==> flow/design.v (excerpt) <==
module axi_stream_insert_header #(
    parameter DATA_WD = 32,
    parameter DATA_BYTE_WD = DATA_WD / 8,
    parameter BYTE_CNT_WD = $clog2(DATA_BYTE_WD)
) (
    input clk,
    input rst_n,
    input valid_in,
    input [DATA_WD-1 : 0] data_in,
    input [DATA_BYTE_WD-1 : 0] keep_in,
    input last_in,
    output ready_in,
    output valid_out,
    output [DATA_WD-1 : 0] data_out,
    output [DATA_BYTE_WD-1 : 0] keep_out,
    output last_out,
    input ready_out,
    input valid_insert,
    input [DATA_WD-1 : 0] header_insert,
    input [DATA_BYTE_WD-1 : 0] keep_insert,
    input [BYTE_CNT_WD : 0] byte_insert_cnt,
    output ready_insert
);
clock: 3.58 ns
lec_check: 0
cap_margin: 20
cell_pad_in_sites_detail_placement: 0
core_margin: 2
core_utilization: 66
cts_cluster_size: 75
gpl_routability_driven: 1
hold_slack_margin: 0.28
place_density_lb_addon: 0.02
setup_slack_margin: 0.11
slew_margin: 20
run.sh (not shown) runs the stock make flow with config.mk's settings and CLKGATE_MAP_FILE=.
The first run finished but fails on negative setup slack.
Rerun with:
==> flow/config.mk (replaced) <==
export PLATFORM = sky130hd
export DESIGN_NAME = axi_stream_insert_header
export DESIGN_NICKNAME = axi_stream_insert_header
export VERILOG_FILES = /design/flow/design.v
export SDC_FILE = /design/flow/constraint.sdc
export NUM_CORES = 4
export LEC_CHECK = 0
export CAP_MARGIN = 20
export CORE_MARGIN = 2
export CORE_UTILIZATION = 40
export PLACE_DENSITY = 0.6
export SLEW_MARGIN = 20
==> flow/constraint.sdc (replaced) <==
create_clock -name core_clock -period 5.09 [get_ports {clk}]
set_input_delay 1.0180 -clock core_clock [delete_from_list [all_inputs] [get_ports {clk}]]
set_output_delay 1.0180 -clock core_clock [all_outputs]
set_load 0.01 [all_outputs]
Now the flow passed the timing, DRC and antenna checks; synthesized area is unchanged; final cell count went up by a few percent; total power shrinks by well over a third; sequential share of layout area rose by 1.0 points; final area is lower by a few percent; worst hold slack improves by 150 ps; non-clock buffer count falls by 56; routed wire length falls by a few percent.
Rerun with:
--- a/flow/config.mk
+++ b/flow/config.mk
@@ -7,6 +7,7 @@
 export LEC_CHECK = 0
+export ABC_AREA = 1
 export CAP_MARGIN = 20
 export CORE_MARGIN = 2
-export CORE_UTILIZATION = 40
-export PLACE_DENSITY = 0.6
+export CORE_UTILIZATION = 72
+export PLACE_DENSITY = 0.38
 export SLEW_MARGIN = 20
==> flow/constraint.sdc (replaced) <==
create_clock -name core_clock -period 1.56 [get_ports {clk}]
set_input_delay 0.3120 -clock core_clock [delete_from_list [all_inputs] [get_ports {clk}]]
set_output_delay 0.3120 -clock core_clock [all_outputs]
set_load 0.01 [all_outputs]
After rerunning: Now the flow stopped in clock tree synthesis (4_1_cts) on DPL-0038; die area fell by well over a third; area after synthesis rose by a little under a tenth; synthesized cell count rose by well over a third.
Rerun with:
--- a/flow/config.mk
+++ b/flow/config.mk
@@ -7,7 +7,6 @@
 export LEC_CHECK = 0
-export ABC_AREA = 1
 export CAP_MARGIN = 20
 export CORE_MARGIN = 2
-export CORE_UTILIZATION = 72
-export PLACE_DENSITY = 0.38
+export CORE_UTILIZATION = 66
+export PLACE_DENSITY = 0.6
 export SLEW_MARGIN = 20
==> flow/constraint.sdc (replaced) <==
create_clock -name core_clock -period 4.29 [get_ports {clk}]
set_input_delay 0.8580 -clock core_clock [delete_from_list [all_inputs] [get_ports {clk}]]
set_output_delay 0.8580 -clock core_clock [all_outputs]
set_load 0.01 [all_outputs]
Now the flow went through all stages and came out clean.
Synthesized area fell by 7.1%.
Synthesized cell count drops by 27%.
Die size rose by 1.3%.

* * *

axi_stream_insert_header again, from the RTL that the note above started with.
Settings: LEC_CHECK=0, ABC_AREA=1, CAP_MARGIN=30, CORE_MARGIN=2, CORE_UTILIZATION=70, PLACE_DENSITY=0.74, SLEW_MARGIN=20; clock period 3.65 ns.
The starting point reached the layout checks and failed them: setup timing.
Change:
--- a/flow/config.mk
+++ b/flow/config.mk
@@ -6,8 +6,7 @@
 export NUM_CORES = 4
 export LEC_CHECK = 0
-export ABC_AREA = 1
-export CAP_MARGIN = 30
+export CAP_MARGIN = 20
 export CORE_MARGIN = 2
-export CORE_UTILIZATION = 70
-export PLACE_DENSITY = 0.74
+export CORE_UTILIZATION = 33
+export PLACE_DENSITY = 0.6
 export SLEW_MARGIN = 20
==> flow/constraint.sdc (replaced) <==
create_clock -name core_clock -period 7.52 [get_ports {clk}]
set_input_delay 1.5040 -clock core_clock [delete_from_list [all_inputs] [get_ports {clk}]]
set_output_delay 1.5040 -clock core_clock [all_outputs]
set_load 0.01 [all_outputs]
Effect: With this change the flow completed without violations. Sequential share of layout area goes up by 2.1 points. Routed wire length falls by 4.9%. Power went down by 58%. Clock-buffer cell count is unchanged. Final area fell by 5.8%. First-iteration DRC count is lower by 27%. Global-route usage went down by 22 points. Clock skew fell by 3.6 ps. Worst setup slack improves by 2000 ps. Synthesized area decreases by 7.1%.
Change:
--- a/flow/config.mk
+++ b/flow/config.mk
@@ -8,5 +8,5 @@
 export CAP_MARGIN = 20
 export CORE_MARGIN = 2
-export CORE_UTILIZATION = 33
+export CORE_UTILIZATION = 40
 export PLACE_DENSITY = 0.6
 export SLEW_MARGIN = 20
==> flow/constraint.sdc (replaced) <==
create_clock -name core_clock -period 7.44 [get_ports {clk}]
set_input_delay 1.4880 -clock core_clock [delete_from_list [all_inputs] [get_ports {clk}]]
set_output_delay 1.4880 -clock core_clock [all_outputs]
set_load 0.01 [all_outputs]
Synthesized cell count stays the same.
Total power is higher by 1.3%.
Via count came out lower by 0.62%.
Sequential cell count does not change.
Clock-buffer cell count fell by 2.
Worst setup slack improves by 34 ps.
Cell area shrinks by 0.35%.
Die area decreases by 17%.
Core utilization rises by 8.8 points.
Routed wire length decreases by 2.6%.
Change:
--- a/flow/config.mk
+++ b/flow/config.mk
@@ -8,5 +8,5 @@
 export CAP_MARGIN = 20
 export CORE_MARGIN = 2
-export CORE_UTILIZATION = 40
+export CORE_UTILIZATION = 47
 export PLACE_DENSITY = 0.6
 export SLEW_MARGIN = 20
==> flow/constraint.sdc (replaced) <==
create_clock -name core_clock -period 4.76 [get_ports {clk}]
set_input_delay 0.9520 -clock core_clock [delete_from_list [all_inputs] [get_ports {clk}]]
set_output_delay 0.9520 -clock core_clock [all_outputs]
set_load 0.01 [all_outputs]
Effect: Area after synthesis does not change; core utilization is higher by 9.0 points; synthesized cell count is unchanged; total power is higher by 58%; non-clock buffer count is higher by 16; worst setup slack got worse by 1800 ps; routed wire length is lower by 1.7%; clock power is higher by 48%; sequential power is higher by 55%; design area hardly moves; via count is higher by 2.1%.
Change:
--- a/flow/config.mk
+++ b/flow/config.mk
@@ -8,5 +8,5 @@
 export CAP_MARGIN = 20
 export CORE_MARGIN = 2
-export CORE_UTILIZATION = 47
+export CORE_UTILIZATION = 17
 export PLACE_DENSITY = 0.6
 export SLEW_MARGIN = 20
==> flow/constraint.sdc (replaced) <==
create_clock -name core_clock -period 5.09 [get_ports {clk}]
set_input_delay 1.0180 -clock core_clock [delete_from_list [all_inputs] [get_ports {clk}]]
set_output_delay 1.0180 -clock core_clock [all_outputs]
set_load 0.01 [all_outputs]
What happened: Final cell count increases by a quarter to a third. Combinational power decreases by a little under a tenth. Die area increases to 2.7 times its value. Clock skew is about the same.
Change:
--- a/flow/config.mk
+++ b/flow/config.mk
@@ -8,5 +8,5 @@
 export CAP_MARGIN = 20
 export CORE_MARGIN = 2
-export CORE_UTILIZATION = 17
+export CORE_UTILIZATION = 40
 export PLACE_DENSITY = 0.6
 export SLEW_MARGIN = 20
==> flow/constraint.sdc (replaced) <==
create_clock -name core_clock -period 5.5 [get_ports {clk}]
set_input_delay 1.1000 -clock core_clock [delete_from_list [all_inputs] [get_ports {clk}]]
set_output_delay 1.1000 -clock core_clock [all_outputs]
set_load 0.01 [all_outputs]
After rerunning: The new run completed without violations; global-route usage grows by 13 points; via count hardly moves; power shrinks by 7.6%.
Power figures rest on the tool's default switching activity, not on a simulated workload.
